old:
// abcd_output
module abcd_output
(
	input clk,						 
	input rstn,
	input rx_pin_in,
	output ch_a_output, ch_b_output, ch_c_output, ch_d_output
);
clock: 57.9 ns
lec_check: 0
abc_area: 1
cap_margin: 5
core_aspect_ratio: 0.83
core_margin: 2
core_utilization: 72
cts_cluster_diameter: 228
place_density: 0.61
setup_slack_margin: 5.0
slew_margin: 25
run.sh (not shown) runs the stock make flow with config.mk's settings and CLKGATE_MAP_FILE=.
Status(old) = ERROR, stage = 5_1_grt
Input changes introduced in new (baseline for comparison: old):
- removing SETUP_SLACK_MARGIN (formerly 5.0)
- removing CORE_ASPECT_RATIO (formerly 0.83)
- changing CAP_MARGIN from 5 to 20
- removing CTS_CLUSTER_DIAMETER (formerly 228)
- removing PLACE_DENSITY (formerly 0.61)
- removing ABC_AREA (formerly 1)
- changing SLEW_MARGIN from 25 to 20
- changing CORE_UTILIZATION from 72 to 40
- changing the clock period (ns, I/O delays scaled along) from 57.9 to 104.0
new ended with every stage complete and zero timing, DRC or antenna violations. new vs old: share of synthesized cell area in full adder, half adder and majority cells up in new. Cell area after technology mapping (new vs. old) decreases by a few percent. Going from old to new, HPWL reported at the end of detailed placement went down 6.0%; worst slack after detailed placement saw an increase. Floorplan check, new vs old: die outline larger in new. Relative to old, the net count entering floorplan of new is lower by 1812. Taking old as 1.0, new lands at 0.846 on number of cells produced by synthesis. For mean area per synthesized cell, dividing the value from new by the value from old gives 1.15. old ended up with simple AND/OR/NAND/NOR gates as its prevailing logic family in the synthesized netlist; new ended up with AND-OR/OR-AND gates.

== run 1 ==
abcd_output again, from the RTL that the note above started with.
==> flow/design.v (excerpt) <==
module abcd_output
(
	input clk,						 
	input rstn,
	input rx_pin_in,
	output ch_a_output, ch_b_output, ch_c_output, ch_d_output
);
clock: 110.0 ns
lec_check: 0
cap_margin: 10
cell_pad_in_sites_detail_placement: 2
cell_pad_in_sites_global_placement: 3
core_margin: 2
core_utilization: 25
cts_cluster_diameter: 321
slew_margin: 20
Run 1 completed end to end with timing, DRC and antenna clean.
The inputs of run 2 differ from those of run 1 as listed below.
Settings: clearing CTS_CLUSTER_DIAMETER, which used to be 321; swapping 10 for 20 in CAP_MARGIN; clearing CELL_PAD_IN_SITES_GLOBAL_PLACEMENT, which used to be 3; clearing CELL_PAD_IN_SITES_DETAIL_PLACEMENT, which used to be 2; swapping 25 for 19 in CORE_UTILIZATION; swapping 110.0 for 151.0 in the clock period (ns, I/O delays scaled along).
When run 2 is measured against run 1, its maximum frequency turns out 0.20 MHz lower. Run 2 improves on run 1 in first-pass GRT wire length. In run 2, met3 global-route usage is lower than in run 1. The launch point of the worst path comes out u2.sub_clk_scl_reg[1]$_DFFE_PN0P_ in one run and u2.sub_clk_scl_reg[0]$_DFFE_PN0P_ in the other, namely in run 2 and run 1 respectively. Compared with run 1, run 2 shows post-layout instance area higher by 820 sq um. On required time of the critical path: run 2 sits above run 1. Run 2 vs. run 1: via count fell by 3.8%; overall fraction of global-route tracks in use now sits lower.
--- input diff run 2..run 3 ---
Settings: setting ABC_AREA to 1 for the first time; setting CTS_CLUSTER_SIZE to 43 for the first time; changing CORE_UTILIZATION from 19 to 70; setting CTS_CLUSTER_DIAMETER to 205 for the first time; changing the clock period (ns, I/O delays scaled along) from 151.0 to 57.6.
[summary]
Run 3 is listed as incomplete: the tool reported an error in global routing (5_1_grt) and the run ended there.
[compare] base=run 2 new=run 3: net count entering floorplan went up; number of buffers inserted by port buffering about even; count of different cell masters after synthesis lost 39; synthesized area moved up.
On half-perimeter wire length of the detailed placement result: run 3 sits above run 2.
Taking run 2 as the reference, in run 3 average footprint of a synthesized cell now sits lower, area of the placeable core lower.
Comparing run 2 and run 3, the lower cell resize tally after clock tree synthesis was measured on run 2.
In the metrics for run 2 and run 3, the one carrying the lower number of buffers inserted during clock tree synthesis is run 3.
Looking at starting utilization of the core area, run 3 sits 51 points higher than run 2 does.
Run 3 against run 2; die size is down by more than half.
Changes in run 4 relative to run 3:
Settings: removing CTS_CLUSTER_DIAMETER (formerly 205); removing ABC_AREA (formerly 1); removing CTS_CLUSTER_SIZE (formerly 43); changing CORE_UTILIZATION from 70 to 68; changing the clock period (ns, I/O delays scaled along) from 57.6 to 77.2.
[summary]
- Between run 3 and run 4, chip area in the Yosys report decreased.
- Although run 4 finished all stages, its layout failed final checks on max-capacitance violations, max-slew violations, negative setup slack.
- Number of buffers added for setup after CTS came out higher on run 4 than on run 3.
- Run 4 against run 3: post-synthesis instance area lost 2200 sq um, worst setup slack after placement went down 1020 ps.
- Compared with run 3, run 4 shows number of cells produced by synthesis lower by about 15%.
- Taking run 3 as the reference point, the complex-gate fraction of the synthesized area of run 4 rises by 7.8 points.
- In run 4 relative to run 3, average cell area after synthesis had gone up by more than 10%.
- Basic-gate share of the synthesized area counting and, or, nand and nor cells ends up lower on run 4.
- Run 4 against run 3: sequential cell area fraction in the yosys report shows an increase of 0.36 points, post-synthesis mux area share shows an increase of 4.8 points.

Setup of build 55:
Starting RTL as in the previous note.
// abcd_output
module abcd_output
(
	input clk,						 
	input rstn,
	input rx_pin_in,
	output ch_a_output, ch_b_output, ch_c_output, ch_d_output
);
	wire [7:0] rx_data_out;			 
	wire rx_valid;					 
	wire [15:0] delay_set_a;		 
	wire [15:0] delay_set_b;
	wire [15:0] delay_set_c;
	wire [15:0] delay_set_d;		
	wire [15:0] duty_cycle;			 
	wire [15:0] sub_clk_feq;
	wire [15:0] sub_clk_scl;
	rx_module_demo u1				 
	(
		.CLK(clk),
		.RSTn(rstn),
		.RX_Pin_In(rx_pin_in),		 
		.RX_Data_Out(rx_data_out),	 
		.RX_Valid_Out(rx_valid)
	);
	data_pro u2						 
	(
		.clk(clk),
		.rstn(rstn),
		.data_in(rx_data_out),		 
		.data_valid(rx_valid),
		.delay_set_a(delay_set_a),	 
		.delay_set_b(delay_set_b),
		.delay_set_c(delay_set_c),
		.delay_set_d(delay_set_d),
		.duty_cycle(duty_cycle),	 
		.sub_clk_feq(sub_clk_feq),	 
		.sub_clk_scl(sub_clk_scl)	 
	);
	ch_output_module u_a
	(
		.clk(clk),
		.sub_clk_feq(sub_clk_feq),
		.sub_clk_scl(sub_clk_scl),
		.rstn(rstn),
		.delay_set(delay_set_a),
		.duty_cycle(duty_cycle),
		.ch_output(ch_a_output)
	);
	ch_output_module u_b
	(
  ...
==> flow/config.mk <==
export PLATFORM = sky130hd
export DESIGN_NAME = abcd_output
export DESIGN_NICKNAME = abcd_output
export VERILOG_FILES = /design/flow/design.v
export SDC_FILE = /design/flow/constraint.sdc
export NUM_CORES = 4
export LEC_CHECK = 0
export CAP_MARGIN = 10
export CELL_PAD_IN_SITES_DETAIL_PLACEMENT = 2
export CELL_PAD_IN_SITES_GLOBAL_PLACEMENT = 2
export CORE_ASPECT_RATIO = 1.12
export CORE_MARGIN = 10
export CORE_UTILIZATION = 42
export CTS_CLUSTER_DIAMETER = 321
export HOLD_SLACK_MARGIN = 0.27
export MAX_ROUTING_LAYER = met4
export MIN_ROUTING_LAYER = met2
export SETUP_SLACK_MARGIN = 5.0
export SLEW_MARGIN = 5
export TNS_END_PERCENT = 5
==> flow/constraint.sdc <==
create_clock -name core_clock -period 118.0 [get_ports {clk}]
set_input_delay 23.6000 -clock core_clock [delete_from_list [all_inputs] [get_ports {clk}]]
set_output_delay 23.6000 -clock core_clock [all_outputs]
set_load 0.01 [all_outputs]
Build 55 terminated abnormally: 5_1_grt reported GRT-0116.
## Diff of input files: build 33 against build 55
==> flow/config.mk <==
export PLATFORM = sky130hd
export DESIGN_NAME = abcd_output
export DESIGN_NICKNAME = abcd_output
export VERILOG_FILES = /design/flow/design.v
export SDC_FILE = /design/flow/constraint.sdc
export NUM_CORES = 4
export LEC_CHECK = 0
export CAP_MARGIN = 20
export CORE_MARGIN = 2
export CORE_UTILIZATION = 44
export SLEW_MARGIN = 20
==> flow/constraint.sdc <==
create_clock -name core_clock -period 104.0 [get_ports {clk}]
set_input_delay 20.8000 -clock core_clock [delete_from_list [all_inputs] [get_ports {clk}]]
set_output_delay 20.8000 -clock core_clock [all_outputs]
set_load 0.01 [all_outputs]
### Flow results
Status(build 55) = ERROR, stage = 5_1_grt
Build 33 finished every stage and its layout cleared the timing, design-rule and antenna checks.
Area of the synthesized netlist per yosys stat: build 33 vs build 55 identical
From build 33 to build 55, area of the mapped netlist did not move at all.
Per the comparison of build 33 with build 55, total cell area at the placement stage essentially unchanged, starting density of the core increased 2.2 points, count of state elements after synthesis essentially unchanged.
The lower full die area came out of build 33.
Count of placed standard cells including taps came out lower on build 33 than on build 55.
Relative to build 55, CTS buffer count increased by about 4.3% in build 33.
#### Input delta (build 74 over build 33)
diff --git a/flow/config.mk b/flow/config.mk
--- a/flow/config.mk
+++ b/flow/config.mk
@@ -6,6 +6,7 @@
 export NUM_CORES = 4
 export LEC_CHECK = 0
+export ABC_AREA = 1
 export CAP_MARGIN = 20
 export CORE_MARGIN = 2
-export CORE_UTILIZATION = 44
+export CORE_UTILIZATION = 72
 export SLEW_MARGIN = 20
==> flow/constraint.sdc <==
create_clock -name core_clock -period 151.0 [get_ports {clk}]
set_input_delay 30.2000 -clock core_clock [delete_from_list [all_inputs] [get_ports {clk}]]
set_output_delay 30.2000 -clock core_clock [all_outputs]
set_load 0.01 [all_outputs]
### Flow results
Every run (build 33 and build 74) finished clean. Taking build 33 as the reference, in build 74 core outline area fell about 37%; post-synthesis cell count went up by about 18%; cell total in the yosys stat output went up by about 18%. The lower met2 routed wirelength of build 74 and build 33 is in build 33. Pre-placement core utilization (build 74 over build 33): increase, 28 points. Taking build 74 as 1.0, build 33 lands at 0.882 on fmax. Diff build 33 -> build 74: area growth from synthesis to layout moved down; portion of the clock cycle consumed by the worst path in the final layout moved down; end-of-flow core utilization moved up; count of unresolved DRC violations after routing level.
The inputs of build 96 differ from those of build 74 as listed below.
diff --git a/flow/config.mk b/flow/config.mk
--- a/flow/config.mk
+++ b/flow/config.mk
@@ -10,3 +10,6 @@
 export CORE_MARGIN = 2
 export CORE_UTILIZATION = 72
+export CTS_CLUSTER_SIZE = 36
+export PLACE_DENSITY_LB_ADDON = 0.28
 export SLEW_MARGIN = 20
+export TNS_END_PERCENT = 5
==> flow/constraint.sdc <==
create_clock -name core_clock -period 87.1 [get_ports {clk}]
set_input_delay 17.4200 -clock core_clock [delete_from_list [all_inputs] [get_ports {clk}]]
set_output_delay 17.4200 -clock core_clock [all_outputs]
set_load 0.01 [all_outputs]
Notes after the runs:
Build 96 closes out successfully: all stages finished, all timing, DRC and antenna checks passed.
In summary, build 74 completed successfully, with a layout that passed the timing, design-rule and antenna checks.
Via density per instance was lower in build 96 than in build 74.
Die boundary width came out exactly the same in build 96 and build 74.
Top layer used by detailed routing: met5 -> build 96, met4 -> build 74
Build 96 against build 74: biggest fanout along the worst timing path went down, hold slack did not really move, total wire length went down, iteration tally of the first detailed-router pass went up, count of clock buffers in the final design went up.
[inputs] build 7 vs build 96
diff --git a/flow/config.mk b/flow/config.mk
--- a/flow/config.mk
+++ b/flow/config.mk
@@ -9,7 +9,5 @@
 export CAP_MARGIN = 20
 export CORE_MARGIN = 2
-export CORE_UTILIZATION = 72
-export CTS_CLUSTER_SIZE = 36
-export PLACE_DENSITY_LB_ADDON = 0.28
+export CORE_UTILIZATION = 70
+export CTS_CLUSTER_SIZE = 99
 export SLEW_MARGIN = 20
-export TNS_END_PERCENT = 5
==> flow/constraint.sdc <==
create_clock -name core_clock -period 69.4 [get_ports {clk}]
set_input_delay 13.8800 -clock core_clock [delete_from_list [all_inputs] [get_ports {clk}]]
set_output_delay 13.8800 -clock core_clock [all_outputs]
set_load 0.01 [all_outputs]
Findings:
Build 96 finished all stages; the layout is clean. No crash in build 7: every stage finished, but the layout fails its final checks due to max-capacitance violations, max-slew violations. Detailed route, build 7 vs build 96: via total higher for build 7. Build 7 against build 96: global routing usage summed across all routing layers -1.7 points; first-iteration DRC count +37; insertion delay of the later-clocked pin in the worst-skew pair -0.02 ns; met3 wire length -about 0.5%; met1 track demand over resource in global routing +2.0 points. The lower via count of the first global-routing pass came out of build 7. Diff build 96 -> build 7: first-pass GRT wire length went down 0.49%, maximum clock frequency moved up, maximum fanout encountered on the critical timing path decreased by 4 relative to the old numbers.
Edits applied to the flow inputs when going from build 7 to build 95:
diff --git a/flow/config.mk b/flow/config.mk
--- a/flow/config.mk
+++ b/flow/config.mk
@@ -7,7 +7,8 @@
 export LEC_CHECK = 0
 export ABC_AREA = 1
-export CAP_MARGIN = 20
+export CAP_MARGIN = 5
 export CORE_MARGIN = 2
 export CORE_UTILIZATION = 70
+export CTS_CLUSTER_DIAMETER = 205
 export CTS_CLUSTER_SIZE = 99
 export SLEW_MARGIN = 20
==> flow/constraint.sdc <==
create_clock -name core_clock -period 57.6 [get_ports {clk}]
set_input_delay 11.5200 -clock core_clock [delete_from_list [all_inputs] [get_ports {clk}]]
set_output_delay 11.5200 -clock core_clock [all_outputs]
set_load 0.01 [all_outputs]
==> comparison <==
Build 95 got as far as 5_1_grt, where a tool error ended the run.
The global placement routability congestion of build 95 exceeds that of build 7 by 1.8%.
Per the comparison of build 95 with build 7, die width flat; HPWL after detailed placement picked up an extra 3.9%; number of buffers added by the clock tree synthesis step fell 35; deepest level of the CTS H-tree now sits lower.
Cell count after placement up about 4% in build 95 wrt build 7
